==> flow/design.v <==
module alu_top (
    input             clk,
    input      [7:0]  a,
    input      [7:0]  b,
    input      [3:0]  sel,
    output reg [15:0] out
);
    reg  [7:0]  a_q, b_q;
    reg  [3:0]  sel_q;
    wire [15:0] alu_out;
    always @(posedge clk) begin
        a_q   <= a;
        b_q   <= b;
        sel_q <= sel;
        out   <= alu_out;
    end
    alu u_alu (.a(a_q), .b(b_q), .sel(sel_q), .out(alu_out));
endmodule

`timescale 1ns / 1ps
module alu(
    input [7:0] a,b,
    input [3:0] sel,
    output reg [15:0] out
    );
    always@(*)
        begin
            case(sel)
                4'b0000 : out=a+b;
                4'b0001 : out=a+1;
                4'b0010 : out=a-b;
                4'b0011 : out=a*b;
                4'b0100 : out=(b==0) ? 16'd0 : a/b;
                4'b0101 : out=(b==0) ? 16'd0 : a%b;
                4'b0110 : out=a&b;
                4'b0111 : out=a|b;
                4'b1000 : out=~(a&b);
                4'b1001 : out=~(a|b);
                4'b1010 : out=a^b;
                default: out=0;
            endcase        
        end    
endmodule
Settings: LEC_CHECK=0, ABC_AREA=1, CAP_MARGIN=20, CELL_PAD_IN_SITES_GLOBAL_PLACEMENT=2, CORE_MARGIN=4, CORE_UTILIZATION=40, CTS_CLUSTER_SIZE=69, MAX_ROUTING_LAYER=met4, PLACE_DENSITY=0.51, SLEW_MARGIN=20, TNS_END_PERCENT=25; clock period 52.9 ns.
run.sh (not shown) runs the stock make flow with config.mk's settings and CLKGATE_MAP_FILE=.
Then changed:
ABC_AREA = unset   (was 1)
CELL_PAD_IN_SITES_GLOBAL_PLACEMENT = unset   (was 2)
CORE_MARGIN = 2   (was 4)
CTS_CLUSTER_SIZE = unset   (was 69)
MAX_ROUTING_LAYER = unset   (was met4)
PLACE_DENSITY = unset   (was 0.51)
TNS_END_PERCENT = unset   (was 25)
clock period = 30.6 ns   (was 52.9 ns; I/O delays follow)
What happened: The changed run finished clean. Die size drops by a few percent. Worst setup slack got worse by 22 ns. Clock skew decreases by 0.0051 ns.
Then changed:
CTS_CLUSTER_DIAMETER = 399   (was unset)
CTS_CLUSTER_SIZE = 99   (was unset)
TNS_END_PERCENT = 25   (was unset)
clock period = 32.0 ns   (was 30.6 ns; I/O delays follow)
After rerunning: Worst setup slack gets better by 0.34 ns; fmax drops by 3.5%; count of clock-buffer cells in the layout drops by 1; area after synthesis stays the same; global-route usage climbs by 0.41 points; flip-flop count does not change; worst hold slack gets better by 0.027 ns; final cell count drops by 1.5%.
Then changed:
CORE_UTILIZATION = 65   (was 40)
CTS_CLUSTER_DIAMETER = unset   (was 399)
CTS_CLUSTER_SIZE = unset   (was 99)
TNS_END_PERCENT = unset   (was 25)
clock period = 26.2 ns   (was 32.0 ns; I/O delays follow)
Result:
- This time the run produced a layout that fails on negative setup slack
- sequential share of layout area goes down by 1.0 points
- die area goes down by well over a third
- routed wire length goes up by a quarter to a third
- synthesized cell count stays the same
Then changed:
ABC_AREA = 1   (was unset)
CORE_UTILIZATION = 62   (was 65)
clock period = 24.6 ns   (was 26.2 ns; I/O delays follow)
The changed run finished clean. Clock-buffer cell count fell by 1. Global-route usage came out lower by 11 points. Design area came out lower by a little under a tenth. First-iteration DRC count falls by well over a third. Worst setup slack is better by 2.8 ns. Sequential share of layout area went up by 0.45 points. Core utilization drops by 10 points. Final cell count rises by a few percent.


RTL: the design.v shown in full above, as it stands there.
export LEC_CHECK = 0
export CAP_MARGIN = 15
export CELL_PAD_IN_SITES_GLOBAL_PLACEMENT = 0
export CORE_ASPECT_RATIO = 0.91
export CORE_MARGIN = 2
export CORE_UTILIZATION = 72
export CTS_CLUSTER_SIZE = 91
export PLACE_DENSITY_LB_ADDON = 0.1
export SETUP_SLACK_MARGIN = -2.0
export SLEW_MARGIN = 40
export TNS_END_PERCENT = 5
create_clock -name core_clock -period 27.0 [get_ports {clk}]
The starting point finished but failed the layout checks on setup timing.
Next try:
--- a/flow/config.mk
+++ b/flow/config.mk
@@ -9,8 +9,7 @@
 export CELL_PAD_IN_SITES_GLOBAL_PLACEMENT = 0
-export CORE_ASPECT_RATIO = 0.91
+export CORE_ASPECT_RATIO = 0.79
 export CORE_MARGIN = 2
-export CORE_UTILIZATION = 72
-export CTS_CLUSTER_SIZE = 91
-export PLACE_DENSITY_LB_ADDON = 0.1
-export SETUP_SLACK_MARGIN = -2.0
+export CORE_UTILIZATION = 65
+export CTS_CLUSTER_DIAMETER = 26
+export SETUP_SLACK_MARGIN = 2.94
 export SLEW_MARGIN = 40
==> flow/constraint.sdc (replaced) <==
create_clock -name core_clock -period 15.8 [get_ports {clk}]
set_input_delay 3.1600 -clock core_clock [delete_from_list [all_inputs] [get_ports {clk}]]
set_output_delay 3.1600 -clock core_clock [all_outputs]
set_load 0.01 [all_outputs]
Effect:
- This time the run stopped in clock tree synthesis, error DPL-0033
- area after synthesis stays the same
- die size climbs by 10%
- synthesized cell count is unchanged
Next try:
--- a/flow/config.mk
+++ b/flow/config.mk
@@ -9,8 +9,8 @@
 export CELL_PAD_IN_SITES_GLOBAL_PLACEMENT = 0
-export CORE_ASPECT_RATIO = 0.79
+export CORE_ASPECT_RATIO = 1.04
 export CORE_MARGIN = 2
-export CORE_UTILIZATION = 65
-export CTS_CLUSTER_DIAMETER = 26
-export SETUP_SLACK_MARGIN = 2.94
+export CORE_UTILIZATION = 67
+export CTS_CLUSTER_SIZE = 89
+export PLACE_DENSITY_LB_ADDON = 0.1
 export SLEW_MARGIN = 40
-export TNS_END_PERCENT = 5
+export TNS_END_PERCENT = 60
==> flow/constraint.sdc (replaced) <==
create_clock -name core_clock -period 27.0 [get_ports {clk}]
set_input_delay 5.4000 -clock core_clock [delete_from_list [all_inputs] [get_ports {clk}]]
set_output_delay 5.4000 -clock core_clock [all_outputs]
set_load 0.01 [all_outputs]
Result: This time the run finished but fails on setup timing. Die area decreases by a few percent. Area after synthesis is unchanged. Synthesized cell count is unchanged.
Next try:
--- a/flow/config.mk
+++ b/flow/config.mk
@@ -8,8 +8,8 @@
 export CAP_MARGIN = 15
-export CELL_PAD_IN_SITES_GLOBAL_PLACEMENT = 0
-export CORE_ASPECT_RATIO = 1.04
+export CELL_PAD_IN_SITES_GLOBAL_PLACEMENT = 3
+export CORE_ASPECT_RATIO = 0.79
 export CORE_MARGIN = 2
-export CORE_UTILIZATION = 67
-export CTS_CLUSTER_SIZE = 89
+export CORE_UTILIZATION = 26
 export PLACE_DENSITY_LB_ADDON = 0.1
+export SETUP_SLACK_MARGIN = 2.94
 export SLEW_MARGIN = 40
==> flow/constraint.sdc (replaced) <==
create_clock -name core_clock -period 19.3 [get_ports {clk}]
set_input_delay 3.8600 -clock core_clock [delete_from_list [all_inputs] [get_ports {clk}]]
set_output_delay 3.8600 -clock core_clock [all_outputs]
set_load 0.01 [all_outputs]
Effect:
- The changed run completed and failed the layout checks on setup timing
- routed wire length climbs by 12%
- clock-buffer cell count does not change
- area after synthesis does not change
- sequential share of layout area fell by 0.99 points
- critical path depth shrinks by 4
- maximum frequency increases by 11%
- worst setup slack degrades by 4.8 ns
Next try:
--- a/flow/config.mk
+++ b/flow/config.mk
@@ -7,3 +7,3 @@
 export LEC_CHECK = 0
-export CAP_MARGIN = 15
+export CAP_MARGIN = 20
 export CELL_PAD_IN_SITES_GLOBAL_PLACEMENT = 3
@@ -11,6 +11,8 @@
 export CORE_MARGIN = 2
-export CORE_UTILIZATION = 26
-export PLACE_DENSITY_LB_ADDON = 0.1
+export CORE_UTILIZATION = 40
+export CTS_CLUSTER_DIAMETER = 393
+export CTS_CLUSTER_SIZE = 100
+export PLACE_DENSITY = 0.43
 export SETUP_SLACK_MARGIN = 2.94
 export SLEW_MARGIN = 40
-export TNS_END_PERCENT = 60
+export TNS_END_PERCENT = 10
=> The changed run finished but fails on setup timing. Final cell count fell by 9.0%. Synthesized area is unchanged. Worst hold slack gets better by 0.013 ns. Design area fell by 4.4%. Core utilization rose by 20 points. Clock skew rose by 0.0073 ns. Non-clock buffer count fell by 36.
